==> v20 <==
==> flow/design.v <==
module sig_altmult_add
(
	input signed [15:0] dataa, datab, datac, datad,
	input 		clock, aclr,
	output reg 	[32:0] result
);
	reg signed	[15:0] dataa_reg, datab_reg, datac_reg, datad_reg;
	reg signed	[31:0] mult0_result, mult1_result;
	always @ (posedge clock or posedge aclr) begin
    	if (aclr) begin
			dataa_reg <= {16{1'b0}};
			datab_reg <= {16{1'b0}};
			datac_reg <= {16{1'b0}};
			datad_reg <= {16{1'b0}};
			mult0_result <= {32{1'b0}};
			mult1_result <= {32{1'b0}};
			result <= {33{1'b0}};
		end
		else begin
			dataa_reg <= dataa;
			datab_reg <= datab;
			datac_reg <= datac;
			datad_reg <= datad;
			mult0_result <= dataa_reg * datab_reg;
			mult1_result <= datac_reg * datad_reg;
			result <= mult0_result + mult1_result;
		end
	end
endmodule
==> flow/run.sh <==
#!/bin/bash
# the make line also repeats each setting of config.mk as NAME=value (left out here)
make -C /OpenROAD-flow-scripts/flow DESIGN_CONFIG=/design/flow/config.mk WORK_HOME=/design/flow/orfs CLKGATE_MAP_FILE= finish
==> flow/config.mk <==
export PLATFORM = sky130hd
export DESIGN_NAME = sig_altmult_add
export DESIGN_NICKNAME = sig_altmult_add
export VERILOG_FILES = /design/flow/design.v
export SDC_FILE = /design/flow/constraint.sdc
export NUM_CORES = 4
export LEC_CHECK = 0
export ABC_AREA = 1
export CAP_MARGIN = 20
export CORE_MARGIN = 2
export CORE_UTILIZATION = 72
export CTS_CLUSTER_DIAMETER = 245
export PLACE_DENSITY_LB_ADDON = 0.01
export SLEW_MARGIN = 20
==> flow/constraint.sdc <==
create_clock -name core_clock -period 5.16 [get_ports {clock}]
set_input_delay 1.0320 -clock core_clock [delete_from_list [all_inputs] [get_ports {clock}]]
set_output_delay 1.0320 -clock core_clock [all_outputs]
set_load 0.01 [all_outputs]
==> inputs of v39, as changes to v20 <==
ABC_AREA = default   (was 1)
CTS_CLUSTER_DIAMETER = default   (was 245)
CTS_CLUSTER_SIZE = 47   (was default)
SETUP_SLACK_MARGIN = 1.66   (was default)
==> flow/constraint.sdc (replaced) <==
create_clock -name core_clock -period 5.85 [get_ports {clock}]
set_input_delay 1.1700 -clock core_clock [delete_from_list [all_inputs] [get_ports {clock}]]
set_output_delay 1.1700 -clock core_clock [all_outputs]
set_load 0.01 [all_outputs]
==> results <==
v20 failed in global routing with GRT-0232. v39 reached the layout checks and failed them: setup timing. Against v20, the die size of v39 is lower by 9.1%. Against v39, the synthesized cell count of v20 is larger by 39%. Synthesized area: v39 is lower than v20 (9.3%).

---

==> inputs of 01-22 <==
Starts from the design.v that is shown in full above.
Settings: LEC_CHECK=0, CAP_MARGIN=20, CELL_PAD_IN_SITES_DETAIL_PLACEMENT=1, CELL_PAD_IN_SITES_GLOBAL_PLACEMENT=0, CORE_ASPECT_RATIO=0.77, CORE_MARGIN=6, CORE_UTILIZATION=37, CTS_CLUSTER_DIAMETER=267, GPL_TIMING_DRIVEN=1, HOLD_SLACK_MARGIN=0.16, MAX_ROUTING_LAYER=met4, PLACE_DENSITY_LB_ADDON=0.2, SETUP_SLACK_MARGIN=3.33, SLEW_MARGIN=10; clock period 11.5 ns.
run.sh (not shown) runs the stock make flow with config.mk's settings and CLKGATE_MAP_FILE=.
==> 09-07: changes against 01-22 <==
==> flow/config.mk (replaced) <==
export PLATFORM = sky130hd
export DESIGN_NAME = sig_altmult_add
export DESIGN_NICKNAME = sig_altmult_add
export VERILOG_FILES = /design/flow/design.v
export SDC_FILE = /design/flow/constraint.sdc
export NUM_CORES = 4
export LEC_CHECK = 0
export CAP_MARGIN = 20
export CORE_ASPECT_RATIO = 0.95
export CORE_MARGIN = 2
export CORE_UTILIZATION = 45
export CTS_CLUSTER_DIAMETER = 140
export CTS_CLUSTER_SIZE = 100
export HOLD_SLACK_MARGIN = 0.16
export SLEW_MARGIN = 20
export TNS_END_PERCENT = 35
==> flow/constraint.sdc (replaced) <==
create_clock -name core_clock -period 7.0 [get_ports {clock}]
set_input_delay 1.4000 -clock core_clock [delete_from_list [all_inputs] [get_ports {clock}]]
set_output_delay 1.4000 -clock core_clock [all_outputs]
set_load 0.01 [all_outputs]
==> impl_metrics.toml <==
# generated from flow reports
[run_status]
status = "finished clean"

[sta]
fin_worst_skew_ns = 0.0144

[routing]
post_drt_via_cell_ratio = 4.94
wl_met1_um = 28300

[worst_setup_path]
path_depth = 19

[placement]
place.gp.congestion = 0.882
(the above is from 01-22)
==> impl_metrics.toml <==
# generated from flow reports
[placement]
place.gp.congestion = 0.872

[run_status]
status = "finished clean"

[worst_setup_path]
path_depth = 21

[sta]
fin_worst_skew_ns = 0.00886

[routing]
wl_met1_um = 24400
(the above is from 09-07)
